tundra:
==> flow/design.v <==
module CONV(
	input			clk,               
	input			reset,             
	output reg		busy,	            
	input			ready,	            
	output reg[11:0]	iaddr,            
	input signed[19:0]	idata,            
	output reg 	     cwr,              
	output reg[11:0] 	caddr_wr,         
	output reg[19:0] 	cdata_wr,         
	output reg	 crd,               
	output reg[11:0]	caddr_rd,         
	input	[19:0]		cdata_rd,         
	output reg[2:0] 	csel              
);
parameter signed bias = 40'h0013100000;    
parameter signed K0_0 = 20'h0A89E;         
parameter signed K0_1 = 20'h092D5;         
parameter signed K0_2 = 20'h06D43;         
parameter signed K0_3 = 20'h01004;         
parameter signed K0_4 = 20'hF8F71;         
parameter signed K0_5 = 20'hF6E54;         
parameter signed K0_6 = 20'hFA6D7;         
parameter signed K0_7 = 20'hFC834;         
parameter signed K0_8 = 20'hFAC19;         
parameter IDLE       = 3'd0;    
parameter READ_CONV  = 3'd1;    
parameter WRITE_L0   = 3'd2;    
parameter DELAY1     = 3'd3;    
parameter READ_L0    = 3'd4;    
parameter WRITE_L1   = 3'd5;    
parameter DELAY2     = 3'd6;    
parameter FINISH     = 3'd7;    
reg [5:0] x, y, L1_x, L1_y;             
reg [3:0] counter_kdata, counter_kaddr;   
reg [2:0] counter_layer1;	            
reg [2:0] current_state, next_state;    
reg signed [19:0] Kernel;               
reg signed [39:0] conv_sum;             
reg signed [19:0] idata_tmp;            
wire signed [39:0] data_conv;
wire signed [19:0] conv_result;
assign data_conv = Kernel * idata_tmp;              
assign conv_result[19:0] = conv_sum[35:16] + conv_sum[15];   
always@(*) begin
	case(counter_kdata)
		4'd1: Kernel = K0_0;
		4'd2: Kernel = K0_1;
		4'd3: Kernel = K0_2;
		4'd4: Kernel = K0_3;
		4'd5: Kernel = K0_4;
		4'd6: Kernel = K0_5;
		4'd7: Kernel = K0_6;
		4'd8: Kernel = K0_7;
		4'd9: Kernel = K0_8;
		default: Kernel = 0;
	endcase
end
always@(posedge clk or posedge reset) begin
	if(reset) 
		current_state <= IDLE;
	else 
		current_state <= next_state;
end
always @(*) begin
	case (current_state)
		IDLE:       next_state = (ready) ? READ_CONV : IDLE;
		READ_CONV:  next_state = (counter_kdata == 4'd10) ? WRITE_L0 : READ_CONV;  
		WRITE_L0:   next_state = DELAY1;
		DELAY1:     next_state = (x == 6'd0 && y == 6'd0) ? READ_L0 : READ_CONV;
		READ_L0:    next_state = (counter_layer1 == 3'd4) ? WRITE_L1 : READ_L0;
		WRITE_L1:   next_state = DELAY2;
		DELAY2:     next_state = (L1_x == 6'd0 && L1_y == 6'd0) ? FINISH : READ_L0;
		FINISH:     next_state = FINISH;
		default:    next_state = IDLE;
	endcase
end
always@(posedge clk or posedge reset) begin
	if(reset) begin 
		iaddr <= 12'd0;
	end else if(current_state == READ_CONV) begin 
		case(counter_kaddr)
			4'd0: iaddr <= (y-1)*64 + x-1;
			4'd1: iaddr <= (y-1)*64 + x;
			4'd2: iaddr <= (y-1)*64 + x+1;
			4'd3: iaddr <= y*64 + x-1;
			4'd4: iaddr <= y*64 + x;		 
			4'd5: iaddr <= y*64 + x+1;		
			4'd6: iaddr <= (y+1)*64 + x-1;
			4'd7: iaddr <= (y+1)*64 + x;
			4'd8: iaddr <= (y+1)*64 + x+1;
			default: iaddr <= iaddr;
		endcase
	end
end
always@(posedge clk or posedge reset) begin
	if(reset) 
		counter_kaddr <= 4'd0;
	else if(current_state == READ_CONV) 
		counter_kaddr <= counter_kaddr + 4'd1;
	else 
		counter_kaddr <= counter_kaddr;
end
always@(posedge clk or posedge reset) begin
	if(reset) 
		idata_tmp <= 0;
	else if(current_state == READ_CONV) begin
		case(counter_kdata)
			4'd0: idata_tmp <= (x == 0 || y == 0) ? 20'd0 : idata;
			4'd1: idata_tmp <= (y == 0) ? 20'd0 : idata;
			4'd2: idata_tmp <= (x == 63 || y == 0) ? 20'd0 : idata;
			4'd3: idata_tmp <= (x == 0) ? 20'd0 : idata;
			4'd4: idata_tmp <= idata;
			4'd5: idata_tmp <= (x == 63) ? 20'd0 : idata;
			4'd6: idata_tmp <= (x == 0 || y == 63) ? 20'd0 : idata;
			4'd7: idata_tmp <= (y == 63) ? 20'd0 : idata;
			4'd8: idata_tmp <= (x == 63 || y == 63) ? 20'd0 : idata;
			default: idata_tmp <= idata_tmp;
		endcase
	end 
end
always@(posedge clk or posedge reset) begin
	if(reset) 
		conv_sum <= 40'd0;
	else if(current_state == READ_CONV) begin
		if(counter_kdata == 0) 
			conv_sum <= 40'd0;
		else if(counter_kdata == 10)     
			conv_sum <= conv_sum + bias;
		else  
			conv_sum <= conv_sum + data_conv;  
	end
end
always@(posedge clk or posedge reset) begin
	if(reset) 
		busy <= 0;
	else if(ready) 
		busy <= 1; 
	else if(current_state == FINISH) 
		busy <= 0;
end
always@(posedge clk or posedge reset) begin
	if(reset) 
		cwr <= 1'd0;
	else if(current_state == WRITE_L0 || current_state == WRITE_L1)
		cwr <= 1'd1;
	else 
		cwr <= 1'd0;
end
always@(posedge clk or posedge reset) begin
	if(reset) 
		crd <= 1'd0;
	else if(current_state == READ_L0) 
		crd <= 1'd1;
	else 
		crd <= 1'd0;
end
always@(posedge clk or posedge reset) begin
	if(reset) 
		csel <= 3'b000;
	else if(current_state == WRITE_L0) 
		csel <= 3'b001;
	else if(current_state == WRITE_L1) 
		csel <= 3'b011;
	else if(current_state == READ_L0) 
		csel <= 3'b001;
	else 
		csel <= csel;
end
always@(posedge clk or posedge reset) begin
	if(reset) 
		caddr_rd <= 12'd0;
	else if(current_state == READ_L0) begin
		case(counter_layer1)
			3'd0: caddr_rd <= L1_y*64 + L1_x;
			3'd1: caddr_rd <= L1_y*64 + L1_x+1;
			3'd2: caddr_rd <= (L1_y+1)*64 + L1_x;
			3'd3: caddr_rd <= (L1_y+1)*64 + L1_x+1;
		endcase 
	end
end
always@(posedge clk or posedge reset) begin
	if(reset) 
		caddr_wr <= 0;
	else if(current_state == WRITE_L0)  
		caddr_wr <= y * 64 + x; 
	else if(current_state == WRITE_L1)  
		caddr_wr <= (L1_y/2) * 32 + (L1_x/2);  
end
reg signed [19:0] current_max;
always@(posedge clk or posedge reset) begin
	if(reset) begin
		cdata_wr <= 20'd0;
		current_max <= 20'd0; 
	end else begin
		case(current_state)
			WRITE_L0:  
				cdata_wr <= (conv_sum[39]) ? 20'd0 : conv_result;
			READ_L0: begin				
				if(counter_layer1 == 3'd1) begin	 
					current_max <= cdata_rd; 		 
				end else begin
					current_max <= (cdata_rd > current_max) ? cdata_rd : current_max;
				end
			end
			WRITE_L1: begin
				cdata_wr <= current_max;
				current_max <= 20'h00000;  
			end
			default: begin
			end
		endcase
	end
end
always@(posedge clk or posedge reset) begin
	if(reset) begin
		x <= 6'd0; 
		y <= 6'd0;
	end else if(current_state == WRITE_L0) begin
		if(x == 6'd63) begin  
			x <= 6'd0;
			y <= y + 6'd1;
		end else begin
			x <= x + 6'd1;
		end
	end
end
always@(posedge clk or posedge reset) begin
	if(reset) begin
		L1_x <= 6'd0; 
		L1_y <= 6'd0;
	end else if(current_state == WRITE_L1) begin
		if(L1_x == 6'd62) begin
			L1_x <= 0;
			L1_y <= L1_y + 2;
		end else begin
			L1_x <= L1_x + 2;
		end
	end
end
always@(posedge clk or posedge reset) begin
	if(reset) 
		counter_kdata <= 4'd0;
	else 
		counter_kdata <= counter_kaddr;
end
always@(posedge clk or posedge reset) begin
	if(reset) 
		counter_layer1 <= 0;
	else if(current_state == READ_L0) 
		counter_layer1 <= counter_layer1 + 3'd1;
	else 
		counter_layer1 <= 0;
end
endmodule
Settings: LEC_CHECK=0, CAP_MARGIN=20, CORE_MARGIN=2, CORE_UTILIZATION=72, CTS_CLUSTER_DIAMETER=391, CTS_CLUSTER_SIZE=97, PLACE_DENSITY=0.38, SLEW_MARGIN=20, TNS_END_PERCENT=10; clock period 4.98 ns.
run.sh (not shown) runs the stock make flow with config.mk's settings and CLKGATE_MAP_FILE=.
To summarise tundra: no stage aborted, but the layout did not pass its checks, failing on negative setup slack.
> inputs changed (tundra -> onyx)
- PLACE_DENSITY: 0.38 -> unset
- SETUP_SLACK_MARGIN: unset -> -0.16
- the clock period (ns, I/O delays scaled along): 4.98 -> 3.57
## What came out
The run showing the smaller total power is tundra.
In onyx, total number of nets in the final design is higher than in tundra.
onyx reports a higher final wirelength than tundra does.
The flow completed for onyx, but it is not clean: the layout still shows negative setup slack.
Taking tundra as 1.0, onyx lands at 1.06 on non-clock buffer count in the final layout.
Diff tundra -> onyx: switching part of the total moved up, global routing met1 resource utilization moved up.
For onyx, the destination of the critical timing path was conv_sum[35], unlike tundra, where it was conv_sum[36].
Relative to tundra, the fill cell instance count of the final layout of onyx is lower by about 3%.
Power is estimated from default activity; no workload was simulated.
